==> 05-08 <==
==> flow/design.v (excerpt) <==
module Full_DCT(input clk,wr_1,wr_2,reset,
           input [11:0]a0,a1,a2,a3,a4,a5,a6,a7,
           output signed[11:0]b0,b1,b2,b3,b4,b5,b6,b7);
export LEC_CHECK = 0
export ABC_AREA = 1
export CAP_MARGIN = 20
export CORE_MARGIN = 2
export CORE_UTILIZATION = 72
export CTS_CLUSTER_DIAMETER = 210
export SLEW_MARGIN = 20
create_clock -name core_clock -period 6.9 [get_ports {clk}]
run.sh (not shown) runs the stock make flow with config.mk's settings and CLKGATE_MAP_FILE=.
==> inputs of 04-16, as changes to 05-08 <==
ABC_AREA = unset   (was 1)
CELL_PAD_IN_SITES_DETAIL_PLACEMENT = 1   (was unset)
CORE_MARGIN = 7   (was 2)
CORE_UTILIZATION = 67   (was 72)
CTS_CLUSTER_DIAMETER = 270   (was 210)
GPL_ROUTABILITY_DRIVEN = 1   (was unset)
GPL_TIMING_DRIVEN = 0   (was unset)
MAX_ROUTING_LAYER = met4   (was unset)
PLACE_DENSITY = 0.63   (was unset)
SETUP_SLACK_MARGIN = 1.51   (was unset)
SLEW_MARGIN = 30   (was 20)
TNS_END_PERCENT = 40   (was unset)
==> flow/constraint.sdc (replaced) <==
create_clock -name core_clock -period 8.19 [get_ports {clk}]
set_input_delay 1.6380 -clock core_clock [delete_from_list [all_inputs] [get_ports {clk}]]
set_output_delay 1.6380 -clock core_clock [all_outputs]
set_load 0.01 [all_outputs]
==> inputs of 08-07, as changes to 05-08 <==
ABC_AREA = unset   (was 1)
CORE_UTILIZATION = 65   (was 72)
CTS_CLUSTER_DIAMETER = unset   (was 210)
MAX_ROUTING_LAYER = met4   (was unset)
SETUP_SLACK_MARGIN = 2.23   (was unset)
TNS_END_PERCENT = 5   (was unset)
==> flow/constraint.sdc (replaced) <==
create_clock -name core_clock -period 11.9 [get_ports {clk}]
set_input_delay 2.3800 -clock core_clock [delete_from_list [all_inputs] [get_ports {clk}]]
set_output_delay 2.3800 -clock core_clock [all_outputs]
set_load 0.01 [all_outputs]
==> summary of the runs <==
05-08 did not get past global routing with GRT-0116. 04-16 died in detailed placement with DPL-0033. 08-07 died in global routing, error GRT-0232.
Die size, highest first: 04-16, 08-07, 05-08.
Synthesized area: 05-08 is larger than 08-07 (about 3.5%).
Of 08-07 and 05-08, 05-08 has the higher synthesized cell count (gap 16%, measured against 05-08).

* * *

==> inputs of xenon <==
Starting RTL as in the previous note.
clock: 7.12 ns
lec_check: 0
abc_area: 1
cap_margin: 5
core_margin: 2
core_utilization: 71
cts_cluster_diameter: 210
max_routing_layer: met4
slew_margin: 40
==> violet: changes against xenon <==
Settings changed: ABC_AREA 1 to unset, CAP_MARGIN 5 to 20, CORE_UTILIZATION 71 to 65, CTS_CLUSTER_DIAMETER 210 to unset, MAX_ROUTING_LAYER met4 to unset, SETUP_SLACK_MARGIN set to 2.82, SLEW_MARGIN 40 to 20.
==> flow/constraint.sdc (replaced) <==
create_clock -name core_clock -period 15.0 [get_ports {clk}]
set_input_delay 3.0000 -clock core_clock [delete_from_list [all_inputs] [get_ports {clk}]]
set_output_delay 3.0000 -clock core_clock [all_outputs]
set_load 0.01 [all_outputs]
==> flow_metrics.tcl <==
# yosys + openroad results
set metrics [dict create \
    yosysSeqAreaShare 0.186 \
    dp.cells 19000 \
    cts_resized 551 \
    status "finished clean" \
    area_leaders "fa_1, ha_1, edfxtp_1, inv_1, xnor2_1" \
    postCtsSetupRepairBufs 153 \
]
The numbers above come from violet.

==> flow_metrics.tcl <==
# yosys + openroad results
set metrics [dict create \
    status "did not finish" \
    postCtsSetupRepairBufs 100 \
    failed_stage "5_1_grt" \
    error_line "[ERROR GRT-0116] Global routing finished with congestion. Check the congestion regions in the DRC Viewer." \
    yosysSeqAreaShare 0.180 \
    area_leaders "fa_1, ha_1, edfxtp_1, inv_1, xor2_1" \
]
The numbers above come from xenon.


* * *

==> run M: inputs <==
==> flow/design.v <==
module DCT(input clk,
           input signed[11:0]a0,a1,a2,a3,a4,a5,a6,a7,
           output reg signed[11:0]b0,b1,b2,b3,b4,b5,b6,b7);
  wire [11:0] c1 = 12'b011111011000;
  wire [11:0] c2 = 12'b011101100100;
  wire [11:0] c3 = 12'b011010100110;
  wire [11:0] c4 = 12'b010110101000;
  wire [11:0] c5 = 12'b010001110001;
  wire [11:0] c6 = 12'b001100001111;
  wire [11:0] c7 = 12'b000110001111;
  wire signed [11:0] f07,f0_7,f16,f1_6,f25,f2_5,f34,f3_4;
  wire signed [11:0] f0734,f07_34,f1625,f16_25;
  wire signed [11:0] sum,diff;
  wire signed [11:0] x0,x1,x2,x3,x4,x5,x6,x7;
  wire signed[23:0]m8,m9,m10,m11,m12,m13,m14,m15,m16,m17,m18,m19,m20,m21,m22,m23,m24,m25,m26,m27;
  wire signed [23:0] m0,m1,m2,m3,m4,m5,m6,m7;
  reg [11:0] r0[7:0],r1[7:0],r2[7:0],r3[7:0],r4[7:0],r5[7:0],r6[7:0],r7 [7:0];
  wire [2:0] count = 0;
  add_sub B1(f07,f0_7,a0,a7);
  add_sub B2(f16,f1_6,a1,a6);
  add_sub B3(f25,f2_5,a2,a5);
  add_sub B4(f34,f3_4,a3,a4);
  add_sub B5(f0734,f07_34,f07,f34);
  add_sub B6(f1625,f16_25,f16,f25);
  add_sub B7(sum,diff,f0734,f1625);
  multiplier M1(m0,sum,c4);
  multiplier M2(m4,diff,c4);
  multiplier M3(m8,f07_34,c2);
  multiplier M4(m9,f16_25,c6);
  assign m2 = m8+m9;
  multiplier M5(m10,f07_34,c6);
  multiplier M6(m11,f16_25,c2);
  assign m6 = m10-m11;
  multiplier M7(m12,f0_7,c1);
  multiplier M8(m13,f0_7,c3);
  multiplier M9(m14,f0_7,c5);
  multiplier M10(m15,f0_7,c7);
  multiplier M11(m16,f1_6,c1);
  multiplier M12(m17,f1_6,c3);
  multiplier M13(m18,f1_6,c5);
  multiplier M14(m19,f1_6,c7);
  multiplier M15(m20,f2_5,c1);
  multiplier M16(m21,f2_5,c3);
  multiplier M17(m22,f2_5,c5);
  multiplier M18(m23,f2_5,c7);
  multiplier M19(m24,f3_4,c1);
  multiplier M20(m25,f3_4,c3);
  multiplier M21(m26,f3_4,c5);
  multiplier M22(m27,f3_4,c7);
  assign m1 = m12+m17+m22+m27;
  assign m3 = m13-m19-m20-m26;
  assign m5 = m14-m16+m23+m25;
  assign m7 = m15-m18+m21-m24;
  assign x0 = m0>>12;
  assign x1 = m1>>12;
  assign x2 = m2>>12;
  assign x3 = m3>>12;  
  assign x4 = m4>>12;
  assign x5 = m5>>12;
  assign x6 = m6>>12;
  assign x7 = m7>>12;
  always @(posedge clk)begin
    {b0,b1,b2,b3,b4,b5,b6,b7} <= {x0,x1,x2,x3,x4,x5,x6,x7};
  end
endmodule
module add_sub(
  output reg [11:0] sum,diff,                                           
  input [11:0] x,y                                                      
    );
always @(x or y)
begin
  sum=x+y;
  diff=x-y;
end
endmodule
module multiplier(
  output reg [23:0]out,
  input signed[11:0] x,y
);
  always @(x,y)begin
    out = x*y;
  end
endmodule
module block_mem(input clk,reset,wr,
		 input [11:0] in1,in2,in3,in4,in5,in6,in7,in8,
                 output reg [11:0] out0,out1,out2,out3,out4,out5,out6,out7
		);
  reg [11:0] mem_block[63:0];
reg [2:0] x,y;
  always@(posedge clk)
begin
	if(reset)
	begin
		x=0;
		y=0;
	end
	else if(wr==1)
	begin
      mem_block[(x*8)+0]<= in1;
      mem_block[(x*8)+1]<= in2;
      mem_block[(x*8)+2]<= in3;
      mem_block[(x*8)+3]<= in4;
      mem_block[(x*8)+4]<= in5;
      mem_block[(x*8)+5]<= in6;
      mem_block[(x*8)+6]<= in7;
      mem_block[(x*8)+7]<= in8;
		x<=x+1;
	end
  else if(wr==1'b0)
	begin
		out0 <=mem_block[y];
      out1 <=mem_block[8+y];
      out2 <=mem_block[16+y];
      out3 <=mem_block[24+y];
      out4 <=mem_block[32+y];
      out5 <=mem_block[40+y];
      out6 <=mem_block[48+y];
      out7 <=mem_block[56+y];
		y<= y+1;
	end
end
endmodule
module Full_DCT(input clk,wr_1,wr_2,reset,
           input [11:0]a0,a1,a2,a3,a4,a5,a6,a7,
           output signed[11:0]b0,b1,b2,b3,b4,b5,b6,b7);
  wire [11:0] r0,r1,r2,r3,r4,r5,r6,r7;
  DCT uut(clk,a0,a1,a2,a3,a4,a5,a6,a7,r0,r1,r2,r3,r4,r5,r6,r7);
  reg [11:0] R0,R1,R2,R3,R4,R5,R6,R7;
  wire [11:0] m10,m11,m12,m13,m14,m15,m16,m17;
  wire [11:0] m20,m21,m22,m23,m24,m25,m26,m27;
  reg dwr_1,dwr_2;
  always @(posedge clk)begin
    dwr_1 <= wr_1;
  end
  block_mem M1(clk,reset,dwr_1,
               r0,r1,r2,r3,r4,r5,r6,r7,
		       m10,m11,m12,m13,m14,m15,m16,m17
		      );
  always @(*) begin
    case(dwr_1)
      1'b0 : begin
            R0 = m10;
            R1 = m11;
            R2 = m12;
            R3 = m13;
            R4 = m14;
            R5 = m15;
            R6 = m16;
            R7 = m17;
      end
      default :begin
            R0 = 0;
            R1 = 0;
            R2 = 0;
            R3 = 0;
            R4 = 0;
            R5 = 0;
            R6 = 0;
            R7 = 0;
      end
      endcase
  end
  DCT uut1(clk,R0,R1,R2,R3,R4,R5,R6,R7,b0,b1,b2,b3,b4,b5,b6,b7);
endmodule
==> flow/run.sh <==
#!/bin/bash
# the make line also repeats each setting of config.mk as NAME=value (left out here)
make -C /OpenROAD-flow-scripts/flow DESIGN_CONFIG=/design/flow/config.mk WORK_HOME=/design/flow/orfs CLKGATE_MAP_FILE= finish
==> flow/config.mk <==
export PLATFORM = sky130hd
export DESIGN_NAME = Full_DCT
export DESIGN_NICKNAME = Full_DCT
export VERILOG_FILES = /design/flow/design.v
export SDC_FILE = /design/flow/constraint.sdc
export NUM_CORES = 4
export LEC_CHECK = 0
export CAP_MARGIN = 20
export CORE_MARGIN = 2
export CORE_UTILIZATION = 70
export MAX_ROUTING_LAYER = met4
export SLEW_MARGIN = 20
==> flow/constraint.sdc <==
create_clock -name core_clock -period 12.1 [get_ports {clk}]
set_input_delay 2.4200 -clock core_clock [delete_from_list [all_inputs] [get_ports {clk}]]
set_output_delay 2.4200 -clock core_clock [all_outputs]
set_load 0.01 [all_outputs]
==> run Y (differences from run M) <==
--- a/flow/config.mk
+++ b/flow/config.mk
@@ -9,4 +9,3 @@
 export CORE_MARGIN = 2
-export CORE_UTILIZATION = 70
-export MAX_ROUTING_LAYER = met4
+export CORE_UTILIZATION = 40
 export SLEW_MARGIN = 20
==> flow/constraint.sdc (replaced) <==
create_clock -name core_clock -period 15.0 [get_ports {clk}]
set_input_delay 3.0000 -clock core_clock [delete_from_list [all_inputs] [get_ports {clk}]]
set_output_delay 3.0000 -clock core_clock [all_outputs]
set_load 0.01 [all_outputs]
==> results <==
| quantity | run M | run Y |
|---|---|---|
| Run status | aborted with a tool error | no timing/DRC/antenna violations |
| Failing step | global routing | - |
| Row count | 176 | 232 |
| Detailed Place HPWL | 437 mm | 393 mm |
| IO Port Bufs | 194 | 194 |
| CTS Buf Count | 99 | 102 |
| Routability congestion estimate from global placement | 1.09 | 1.00 |
| Asr flop ratio synth | 0 | 0 |
| Chip area | 0.234 mm² | 0.408 mm² |
| Pre-CTS setup slack | -1.72 ns | 0.0883 ns |
| Number of cells after detailed placement | 20100 | 21000 |
| Area of the core | 0.229 mm² | 0.400 mm² |
| Number of setup buffers added after CTS | 88 | 0 |
| Chip height | 484 µm | 638 µm |
| Post-synth area from yosys stat | 0.161 mm² | 0.161 mm² |
| Width of the chip | 484 µm | 638 µm |
| MUX share of area | 0.0366 | 0.0366 |
| Post-Synthesis Mean Instance Area | 10.5 µm² | 10.5 µm² |
| Placed standard-cell area | 0.180 mm² | 0.172 mm² |
| FP Util | 0.702 | 0.402 |
| Resized Gates After CTS | 415 | 0 |
